==> branch umber <==
## hopselection
module hopselection(
clk_6M, rstz, p_033us,
regi_isMaster,
ps_pagerespTO,
fk_page,
scancase,
m_half_tslot_p,
connsnewslave, connsnewmaster,
txbit_period, rxbit_period,
fkset_p,   
psackfhs, pagetxfhs, pagetmp, pagerxackfhs ,
corre_threshold,
psrxfhs_succ_p,
psrxfhs,
pstxid,
m_tslot_p, ms_tslot_p,
ps_N_incr_p,
pageAB_2Npage_count, 
Atrain,
regi_interlace_offset, regi_page_k_nudge,
regi_AFH_mode,
regi_AFH_N, regi_AFH_channel_map,
ps, gips, is, giis, page, inquiry, mpr, spr, ir, conns,
prs_clock_frozen, prm_clock_frozen,
CLK, CLKE, CLKN, BD_ADDR,
counter_isFHS,
fk,
fk_chg_p, fk_chg_p_ff,
fk_pstxid
);
==> flow/config.mk <==
export PLATFORM = sky130hd
export DESIGN_NAME = hopselection
export DESIGN_NICKNAME = hopselection
export VERILOG_FILES = /design/flow/design.v
export SDC_FILE = /design/flow/constraint.sdc
export NUM_CORES = 4
export LEC_CHECK = 0
export CAP_MARGIN = 20
export CORE_ASPECT_RATIO = 0.5
export CORE_MARGIN = 2
export CORE_UTILIZATION = 40
export CTS_CLUSTER_DIAMETER = 270
export CTS_CLUSTER_SIZE = 45
export PLACE_DENSITY = 0.6
export SETUP_SLACK_MARGIN = -1.01
export SLEW_MARGIN = 20
export TNS_END_PERCENT = 15
==> flow/constraint.sdc <==
create_clock -name core_clock -period 25.0 [get_ports {clk_6M}]
set_input_delay 5.0000 -clock core_clock [delete_from_list [all_inputs] [get_ports {clk_6M}]]
set_output_delay 5.0000 -clock core_clock [all_outputs]
set_load 0.01 [all_outputs]
run.sh (not shown) runs the stock make flow with config.mk's settings and CLKGATE_MAP_FILE=.
==> inputs of branch ember, as changes to branch umber <==
CORE_ASPECT_RATIO = default   (was 0.5)
CORE_UTILIZATION = 69   (was 40)
CTS_CLUSTER_DIAMETER = default   (was 270)
CTS_CLUSTER_SIZE = 14   (was 45)
PLACE_DENSITY = default   (was 0.6)
SETUP_SLACK_MARGIN = default   (was -1.01)
TNS_END_PERCENT = default   (was 15)
==> flow/constraint.sdc (replaced) <==
create_clock -name core_clock -period 13.9 [get_ports {clk_6M}]
set_input_delay 2.7800 -clock core_clock [delete_from_list [all_inputs] [get_ports {clk_6M}]]
set_output_delay 2.7800 -clock core_clock [all_outputs]
set_load 0.01 [all_outputs]
==> results.sh <==
# flow metrics
export IMPL_final_cell_count_no_fill=2762
export IMPL_tritoncts="yes"
export IMPL_worst_path_most_repeated_cell="ha_1"
export IMPL_final_util_pct=48.5
export IMPL_tapCellCount=588
export IMPL_timing_setup_tns_ps=0
export IMPL_cell_group_occupying_the_most_layout_area="multi-input combinational cells"
export IMPL_result_of_the_run="no timing/DRC/antenna violations"
export IMPL_placement_cell_area_um2=20500
export IMPL_finalMaxSlewViolations=0
export IMPL_globalplace_congestion=0.865
export IMPL_hold_path_depth=2
export IMPL_internal_power_mw=1.03
export IMPL_power_leakage_nw=8.72
# the run above: branch umber

==> results.sh <==
# implementation run metrics
export IMPL_compound_area_share_pct=17.1
export IMPL_fa_ha_area_share_pct=13.7
export IMPL_gate_count_after_technology_mapping=1974
export IMPL_grt_util_met3_pct=69.1
export IMPL_globalplace_congestion=0.962
export IMPL_yosys_stat_cells=1974
export IMPL_routing_layer_with_the_top_usage_in_global_route="met2"
export IMPL_io_buffers=231
export IMPL_ctsRootBufferMaster="clkbuf_16"
export IMPL_stop_stage="5_1_grt"
export IMPL_core_area_um2=25100
export IMPL_tritoncts_num_sinks=169
export IMPL_placement_cell_area_um2=22400
export IMPL_error="[ERROR GRT-0232] Routing congestion too high. Check the congestion heatmap in the GUI."
export IMPL_post_synth_top_area_fraction_pct=23.7
export IMPL_result_of_the_run="did not finish"
export IMPL_place_hpwl_um=44600
export IMPL_die_width_um=164
export IMPL_grt_overflow_total=557
export IMPL_synthSimpleGateAreaFrac_pct=16.7
export IMPL_placedCellCount=2749
# the run above: branch ember


==> exp/quartz <==
Starting RTL as in the previous note.
## hopselection
module hopselection(
clk_6M, rstz, p_033us,
regi_isMaster,
ps_pagerespTO,
fk_page,
scancase,
m_half_tslot_p,
connsnewslave, connsnewmaster,
txbit_period, rxbit_period,
fkset_p,   
psackfhs, pagetxfhs, pagetmp, pagerxackfhs ,
corre_threshold,
psrxfhs_succ_p,
psrxfhs,
pstxid,
m_tslot_p, ms_tslot_p,
ps_N_incr_p,
pageAB_2Npage_count, 
Atrain,
regi_interlace_offset, regi_page_k_nudge,
regi_AFH_mode,
regi_AFH_N, regi_AFH_channel_map,
ps, gips, is, giis, page, inquiry, mpr, spr, ir, conns,
prs_clock_frozen, prm_clock_frozen,
CLK, CLKE, CLKN, BD_ADDR,
counter_isFHS,
fk,
fk_chg_p, fk_chg_p_ff,
fk_pstxid
);
clock: 25.0 ns
lec_check: 0
abc_area: 0
cap_margin: 35
cell_pad_in_sites_detail_placement: 1
core_margin: 2
core_utilization: 59
gpl_routability_driven: 1
max_routing_layer: met4
place_density: 0.6
slew_margin: 25
tns_end_percent: 100
==> exp/lagoon (differences from exp/quartz) <==
==> flow/config.mk (replaced) <==
export PLATFORM = sky130hd
export DESIGN_NAME = hopselection
export DESIGN_NICKNAME = hopselection
export VERILOG_FILES = /design/flow/design.v
export SDC_FILE = /design/flow/constraint.sdc
export NUM_CORES = 4
export LEC_CHECK = 0
export CAP_MARGIN = 20
export CORE_MARGIN = 2
export CORE_UTILIZATION = 52
export CTS_CLUSTER_SIZE = 99
export PLACE_DENSITY = 0.6
export SLEW_MARGIN = 20
==> flow/constraint.sdc (replaced) <==
create_clock -name core_clock -period 21.1 [get_ports {clk_6M}]
set_input_delay 4.2200 -clock core_clock [delete_from_list [all_inputs] [get_ports {clk_6M}]]
set_output_delay 4.2200 -clock core_clock [all_outputs]
set_load 0.01 [all_outputs]
==> exp/amber (differences from exp/quartz) <==
==> flow/config.mk (replaced) <==
export PLATFORM = sky130hd
export DESIGN_NAME = hopselection
export DESIGN_NICKNAME = hopselection
export VERILOG_FILES = /design/flow/design.v
export SDC_FILE = /design/flow/constraint.sdc
export NUM_CORES = 4
export LEC_CHECK = 0
export CAP_MARGIN = 20
export CORE_MARGIN = 2
export CORE_UTILIZATION = 40
export CTS_CLUSTER_SIZE = 83
export PLACE_DENSITY = 0.85
export SLEW_MARGIN = 20
==> qor summary <==
Chip area: exp/amber 45700 um^2; exp/quartz 31200 um^2; exp/lagoon 35300 um^2
Non-clk buf share: exp/amber 11.6%; exp/quartz -; exp/lagoon 12.0%
Result of the run: exp/amber no timing/DRC/antenna violations; exp/quartz did not finish; exp/lagoon no timing/DRC/antenna violations
Failing step: exp/amber -; exp/quartz global routing (5_1_grt); exp/lagoon -
Final Power: exp/amber 1790 uW; exp/quartz -; exp/lagoon 2120 uW
Worst Hold Margin: exp/amber 0.473 ns; exp/quartz -; exp/lagoon 0.469 ns
Crit Path Class: exp/amber in -> out; exp/quartz -; exp/lagoon in -> out
Critical Path Source: exp/amber CLKN[0]; exp/quartz -; exp/lagoon CLKN[4]
Count of fill cells added during filler insertion: exp/amber 3871; exp/quartz -; exp/lagoon 2896
Number of max-slew violations in the final report: exp/amber 0; exp/quartz -; exp/lagoon 0
Maxcap violations: exp/amber 0; exp/quartz -; exp/lagoon 0
Core area: exp/amber 43300 um^2; exp/quartz 29500 um^2; exp/lagoon 33400 um^2
Worst Slack Setup Final: exp/amber 1.71 ns; exp/quartz -; exp/lagoon 0.833 ns
Crit. path cell count: exp/amber 54; exp/quartz -; exp/lagoon 53
Number of clock buffers in the layout: exp/amber 19; exp/quartz -; exp/lagoon 19
Top Consumer: exp/amber combinational cells; exp/quartz -; exp/lagoon combinational cells
Placed cell count: exp/amber 2726; exp/quartz 2530; exp/lagoon 2596
Power figures rest on the tool's default switching activity, not on a simulated workload.
